## the previous run
Design draw_lines, start of the top module:
module draw_lines(
      input                                      i_clk,
      input                                      i_reset,
      input                    [P_X_COORD_W-1:0] i_x0,
      input                    [P_X_COORD_W-1:0] i_x1,
      input                    [P_Y_COORD_W-1:0] i_y0,
      input                    [P_Y_COORD_W-1:0] i_y1,
      input                                      i_start,
      input                                      i_load_fifo,
      output                                     o_waiting,
      output                                     o_fifo_full,
      output                                     o_wr,
      output                [P_LOG2_RAM_DEPTH-1:0] o_addr
    );
    parameter P_X_COORD_W = 11;
    parameter P_Y_COORD_W = 11;
    parameter P_SCREEN_W = 640;
    parameter P_SCREEN_H = 480;
    parameter P_DATA_W = 1;
    parameter P_LOG2_RAM_DEPTH = 19;
    parameter P_FIFO_ADDR_W = 4;
    localparam STATE__WAITING = 0;
    localparam STATE__CLEAR   = 1;
    localparam STATE__LOAD    = 2;
    localparam STATE__DRAW    = 3;
    reg [1:0] curr_state;
    reg [1:0] next_state;
    wire [P_LOG2_RAM_DEPTH-1:0] bres_addr;
    reg  [P_LOG2_RAM_DEPTH-1:0] buffer_addr;
    wire bres_wr;
    reg  buffer_wr;
    wire [P_DATA_W-1:0] bres_data;
    reg  [P_DATA_W-1:0] buffer_data;
    wire                   bres_waiting;
    wire                   load_vals;
    wire [P_X_COORD_W-1:0] fifo_x0;
    wire [P_X_COORD_W-1:0] fifo_x1;
    wire [P_Y_COORD_W-1:0] fifo_y0;
    wire [P_Y_COORD_W-1:0] fifo_y1;
    wire     [P_X_COORD_W-1:0] x_val;
    wire     [P_Y_COORD_W-1:0] y_val;
    wire fifo_empty;
    wire fifo_full;
    assign o_fifo_full = fifo_full;
  ...
export LEC_CHECK = 0
export ABC_AREA = 1
export CAP_MARGIN = 20
export CORE_MARGIN = 2
export CORE_UTILIZATION = 72
export CTS_CLUSTER_SIZE = 15
export HOLD_SLACK_MARGIN = 0.28
export PLACE_DENSITY_LB_ADDON = 0.01
export SETUP_SLACK_MARGIN = 0.75
export SLEW_MARGIN = 20
create_clock -name core_clock -period 2.59 [get_ports {i_clk}]
run.sh (not shown) runs the stock make flow with config.mk's settings and CLKGATE_MAP_FILE=.
| the previous run | all stages done | FAIL | setup timing |
### the previous run -> the current run
Settings: SETUP_SLACK_MARGIN: 0.75 -> 0.8; ABC_AREA: 1 -> unset; HOLD_SLACK_MARGIN: 0.28 -> unset; PLACE_DENSITY_LB_ADDON: 0.01 -> unset; CORE_UTILIZATION: 72 -> 66; CTS_CLUSTER_SIZE: 15 -> unset; the clock period (ns, I/O delays scaled along): 2.59 -> 3.36.
==> comparison <==
The current run had finished all stages when the layout checks came back failing, citing setup timing.
Number of well-tap cells placed was higher in the run labelled the current run.
Compared with the previous run, the current run shows a lower post-synthesis share of cell area spent on and-or and or-and gates.
The current run ended up with fewer standard cells than the previous run.
The previous run fits on a die that is smaller than the die of the current run.
The switching power summed over all nets in the current run sits about 35% below the value recorded for the previous run.
Delta(layout clock buffer count, the current run - the previous run) < 0
Met3 track demand over resource in global routing (the current run over the previous run): decrease, 1.7 points
Timing startpoint of the critical path = bres.o_y_val[3]: the previous run; timing startpoint of the critical path = bres.o_y_val[1]: the current run
Between the current run and the previous run, global-route usage over all layers is higher for the previous run, the current run comes in under that.


job 4215:
draw_lines again, from the RTL that the note above started with.
## draw_lines
module draw_lines(
      input                                      i_clk,
      input                                      i_reset,
      input                    [P_X_COORD_W-1:0] i_x0,
      input                    [P_X_COORD_W-1:0] i_x1,
      input                    [P_Y_COORD_W-1:0] i_y0,
      input                    [P_Y_COORD_W-1:0] i_y1,
      input                                      i_start,
      input                                      i_load_fifo,
      output                                     o_waiting,
      output                                     o_fifo_full,
      output                                     o_wr,
      output                [P_LOG2_RAM_DEPTH-1:0] o_addr
    );
    parameter P_X_COORD_W = 11;
    parameter P_Y_COORD_W = 11;
    parameter P_SCREEN_W = 640;
    parameter P_SCREEN_H = 480;
    parameter P_DATA_W = 1;
    parameter P_LOG2_RAM_DEPTH = 19;
    parameter P_FIFO_ADDR_W = 4;
    localparam STATE__WAITING = 0;
    localparam STATE__CLEAR   = 1;
    localparam STATE__LOAD    = 2;
    localparam STATE__DRAW    = 3;
    reg [1:0] curr_state;
    reg [1:0] next_state;
    wire [P_LOG2_RAM_DEPTH-1:0] bres_addr;
    reg  [P_LOG2_RAM_DEPTH-1:0] buffer_addr;
    wire bres_wr;
    reg  buffer_wr;
    wire [P_DATA_W-1:0] bres_data;
    reg  [P_DATA_W-1:0] buffer_data;
    wire                   bres_waiting;
    wire                   load_vals;
    wire [P_X_COORD_W-1:0] fifo_x0;
    wire [P_X_COORD_W-1:0] fifo_x1;
    wire [P_Y_COORD_W-1:0] fifo_y0;
    wire [P_Y_COORD_W-1:0] fifo_y1;
    wire     [P_X_COORD_W-1:0] x_val;
    wire     [P_Y_COORD_W-1:0] y_val;
    wire fifo_empty;
    wire fifo_full;
    assign o_fifo_full = fifo_full;
    assign o_waiting  = (curr_state == STATE__WAITING) ? 1'b1 : 1'b0;
    fifo #(.P_DATA_W(P_X_COORD_W), .P_ADDR_W(P_FIFO_ADDR_W)) x0_in_buffer (
		.i_clk(i_clk), 
		.i_reset(i_reset), 
		.i_data(i_x0), 
  ...
export LEC_CHECK = 0
export ABC_AREA = 1
export CAP_MARGIN = 20
export CELL_PAD_IN_SITES_GLOBAL_PLACEMENT = 2
export CORE_MARGIN = 2
export CORE_UTILIZATION = 40
export CTS_CLUSTER_DIAMETER = 218
export MAX_ROUTING_LAYER = met4
export PLACE_DENSITY_LB_ADDON = 0.21
export SETUP_SLACK_MARGIN = 0.88
export SLEW_MARGIN = 20
create_clock -name core_clock -period 5.0 [get_ports {i_clk}]
Job 4215 reached the final stage; the timing, design-rule and antenna checks on its layout passed.
Input-level comparison between job 7785 and job 4215:
Settings: MAX_ROUTING_LAYER removed (was met4); CTS_CLUSTER_DIAMETER removed (was 218); PLACE_DENSITY_LB_ADDON removed (was 0.21); CELL_PAD_IN_SITES_GLOBAL_PLACEMENT removed (was 2); SETUP_SLACK_MARGIN changed from 0.88 to 0.39; CTS_CLUSTER_SIZE newly set to 10; TNS_END_PERCENT newly set to 5; CORE_UTILIZATION changed from 40 to 72; the clock period (ns, I/O delays scaled along) changed from 5.0 to 3.65.
Notes after the runs:
- Job 7785: all stages done; final checks FAILED (setup timing).
- Compared with job 4215, job 7785 instantiates a smaller number of cells.
- Number of iterations in the first detailed-routing pass, job 4215 and job 7785: larger value in job 7785
- Compared with job 4215, job 7785 shows a proportion of cell area spent on the clock network that is 0.27 points lower.
- Job 7785 vs. job 4215: count of final setup violators went up by 6.
- Delta (job 7785 minus job 4215): final worst-path setup slack -900 ps, total length of routed wires has decreased, final design area excluding fillers now smaller.
- Final clock period utilization by the worst path, job 4215 and job 7785: smaller value in job 4215


Starting RTL as in the previous note.
## draw_lines
module draw_lines(
      input                                      i_clk,
      input                                      i_reset,
      input                    [P_X_COORD_W-1:0] i_x0,
      input                    [P_X_COORD_W-1:0] i_x1,
      input                    [P_Y_COORD_W-1:0] i_y0,
      input                    [P_Y_COORD_W-1:0] i_y1,
      input                                      i_start,
      input                                      i_load_fifo,
      output                                     o_waiting,
      output                                     o_fifo_full,
      output                                     o_wr,
      output                [P_LOG2_RAM_DEPTH-1:0] o_addr
    );
    parameter P_X_COORD_W = 11;
    parameter P_Y_COORD_W = 11;
    parameter P_SCREEN_W = 640;
    parameter P_SCREEN_H = 480;
    parameter P_DATA_W = 1;
    parameter P_LOG2_RAM_DEPTH = 19;
    parameter P_FIFO_ADDR_W = 4;
    localparam STATE__WAITING = 0;
    localparam STATE__CLEAR   = 1;
    localparam STATE__LOAD    = 2;
    localparam STATE__DRAW    = 3;
    reg [1:0] curr_state;
    reg [1:0] next_state;
  ...
clock: 2.59 ns
lec_check: 0
abc_area: 1
cap_margin: 35
core_margin: 2
core_utilization: 72
cts_cluster_diameter: 372
cts_cluster_size: 15
hold_slack_margin: 0.29
place_density_lb_addon: 0.01
setup_slack_margin: -0.24
slew_margin: 20
The starting point finished but failed the layout checks on setup timing.
Change:
==> flow/config.mk (replaced) <==
export PLATFORM = sky130hd
export DESIGN_NAME = draw_lines
export DESIGN_NICKNAME = draw_lines
export VERILOG_FILES = /design/flow/design.v
export SDC_FILE = /design/flow/constraint.sdc
export NUM_CORES = 4
export LEC_CHECK = 0
export CAP_MARGIN = 20
export CORE_MARGIN = 2
export CORE_UTILIZATION = 70
export SLEW_MARGIN = 20
==> flow/constraint.sdc (replaced) <==
create_clock -name core_clock -period 3.63 [get_ports {i_clk}]
set_input_delay 0.7260 -clock core_clock [delete_from_list [all_inputs] [get_ports {i_clk}]]
set_output_delay 0.7260 -clock core_clock [all_outputs]
set_load 0.01 [all_outputs]
The changed run finished but fails on setup timing.
Final cell count fell by 29%.
Non-clock buffer count fell by 216.
Clock skew rose by 31 ps.
Change:
--- a/flow/config.mk
+++ b/flow/config.mk
@@ -7,5 +7,10 @@
 export LEC_CHECK = 0
-export CAP_MARGIN = 20
+export ABC_AREA = 1
+export CAP_MARGIN = 5
+export CORE_ASPECT_RATIO = 0.92
 export CORE_MARGIN = 2
 export CORE_UTILIZATION = 70
+export CTS_CLUSTER_SIZE = 73
+export HOLD_SLACK_MARGIN = 0.3
+export SETUP_SLACK_MARGIN = -0.13
 export SLEW_MARGIN = 20
==> flow/constraint.sdc (replaced) <==
create_clock -name core_clock -period 2.61 [get_ports {i_clk}]
set_input_delay 0.5220 -clock core_clock [delete_from_list [all_inputs] [get_ports {i_clk}]]
set_output_delay 0.5220 -clock core_clock [all_outputs]
set_load 0.01 [all_outputs]
The new run finished but failed the layout checks on setup timing.
Via count went up by a quarter to a third.
Worst hold slack is better by 110 ps.
Clock-buffer cell count drops by 11.
Utilization is higher by 3.9 points.
Combinational power goes up by well over a third.
Design area went up by a little under a tenth.
Power rises by well over a third.
Worst setup slack got worse by 760 ps.
Routed wire length came out higher by roughly a tenth.


== run A ==
Starting RTL as in the previous note.
Settings: LEC_CHECK=0, ABC_AREA=1, CAP_MARGIN=20, CORE_ASPECT_RATIO=1.28, CORE_MARGIN=2, CORE_UTILIZATION=17, CTS_CLUSTER_DIAMETER=161, GPL_ROUTABILITY_DRIVEN=1, GPL_TIMING_DRIVEN=1, MIN_ROUTING_LAYER=met1, PLACE_DENSITY=0.64, SETUP_SLACK_MARGIN=0.47, SLEW_MARGIN=20, TNS_END_PERCENT=20; clock period 5.97 ns.
Run A: all stages complete, timing, DRC and antenna checks passed
Setup changes, run A to run B
==> flow/config.mk <==
export PLATFORM = sky130hd
export DESIGN_NAME = draw_lines
export DESIGN_NICKNAME = draw_lines
export VERILOG_FILES = /design/flow/design.v
export SDC_FILE = /design/flow/constraint.sdc
export NUM_CORES = 4
export LEC_CHECK = 0
export CAP_MARGIN = 20
export CORE_MARGIN = 2
export CORE_UTILIZATION = 72
export SETUP_SLACK_MARGIN = -0.19
export SLEW_MARGIN = 20
==> flow/constraint.sdc <==
create_clock -name core_clock -period 2.05 [get_ports {i_clk}]
set_input_delay 0.4100 -clock core_clock [delete_from_list [all_inputs] [get_ports {i_clk}]]
set_output_delay 0.4100 -clock core_clock [all_outputs]
set_load 0.01 [all_outputs]
[summary]
- Total half-perimeter wirelength after legalization and detailed placement sits higher in run B than in run A.
- Lower effective utilization at floorplan goes to run A over run B.
- On number of nets in the synthesized netlist, the lower figure sits with run B, not run A.
- Number of resized instances in the post-cts repair step, run B and run A: smaller value in run A
- When run B is set beside run A, its synthesized area divided by synthesized cell count turns out to be 48% larger.
- Seen in the log of run B: GRT-0116 during global routing, after which the run never completed.
- Run A: flow completed, timing, DRC and antenna clean
Relative to run B, the following input files were edited for run C:
diff --git a/flow/config.mk b/flow/config.mk
--- a/flow/config.mk
+++ b/flow/config.mk
@@ -6,7 +6,11 @@
 export NUM_CORES = 4
 export LEC_CHECK = 0
-export CAP_MARGIN = 20
+export ABC_AREA = 1
+export CAP_MARGIN = 5
 export CORE_MARGIN = 2
 export CORE_UTILIZATION = 72
-export SETUP_SLACK_MARGIN = -0.19
+export CTS_CLUSTER_DIAMETER = 29
+export CTS_CLUSTER_SIZE = 72
+export PLACE_DENSITY_LB_ADDON = 0.01
+export SETUP_SLACK_MARGIN = 0.57
 export SLEW_MARGIN = 20
==> flow/constraint.sdc <==
create_clock -name core_clock -period 2.59 [get_ports {i_clk}]
set_input_delay 0.5180 -clock core_clock [delete_from_list [all_inputs] [get_ports {i_clk}]]
set_output_delay 0.5180 -clock core_clock [all_outputs]
set_load 0.01 [all_outputs]
Notes after the runs:
- Run C got as far as clock tree synthesis, where a tool error ended the run.
- Run C vs. run B: number of instances in the placed design went up by about 33%.
- Compared with run B, in run C final HPWL from detailed placement shows a reduction of about 6%; multiplexer share of the synthesized area shows a reduction of 10 points.
- Of the two values seen for dominant combinational cell family by area after synthesis, AND-OR/OR-AND gates was produced by run C and multiplexers by run B.
Input changes introduced in run D (baseline for comparison: run C):
==> flow/config.mk <==
export PLATFORM = sky130hd
export DESIGN_NAME = draw_lines
export DESIGN_NICKNAME = draw_lines
export VERILOG_FILES = /design/flow/design.v
export SDC_FILE = /design/flow/constraint.sdc
export NUM_CORES = 4
export LEC_CHECK = 0
export ABC_AREA = 1
export CAP_MARGIN = 0
export CORE_ASPECT_RATIO = 1.3
export CORE_MARGIN = 2
export CORE_UTILIZATION = 72
export CTS_CLUSTER_DIAMETER = 308
export CTS_CLUSTER_SIZE = 10
export HOLD_SLACK_MARGIN = 0.29
export PLACE_DENSITY = 0.36
export SLEW_MARGIN = 20
==> results <==
Run D had finished all stages when the layout checks came back failing, citing negative setup slack. Vertical die dimension ends up lower on run C. On area of the core region, run C loses to run D. Summed standard-cell area reported by yosys: run D vs run C identical.
Power is estimated from default activity; no workload was simulated.
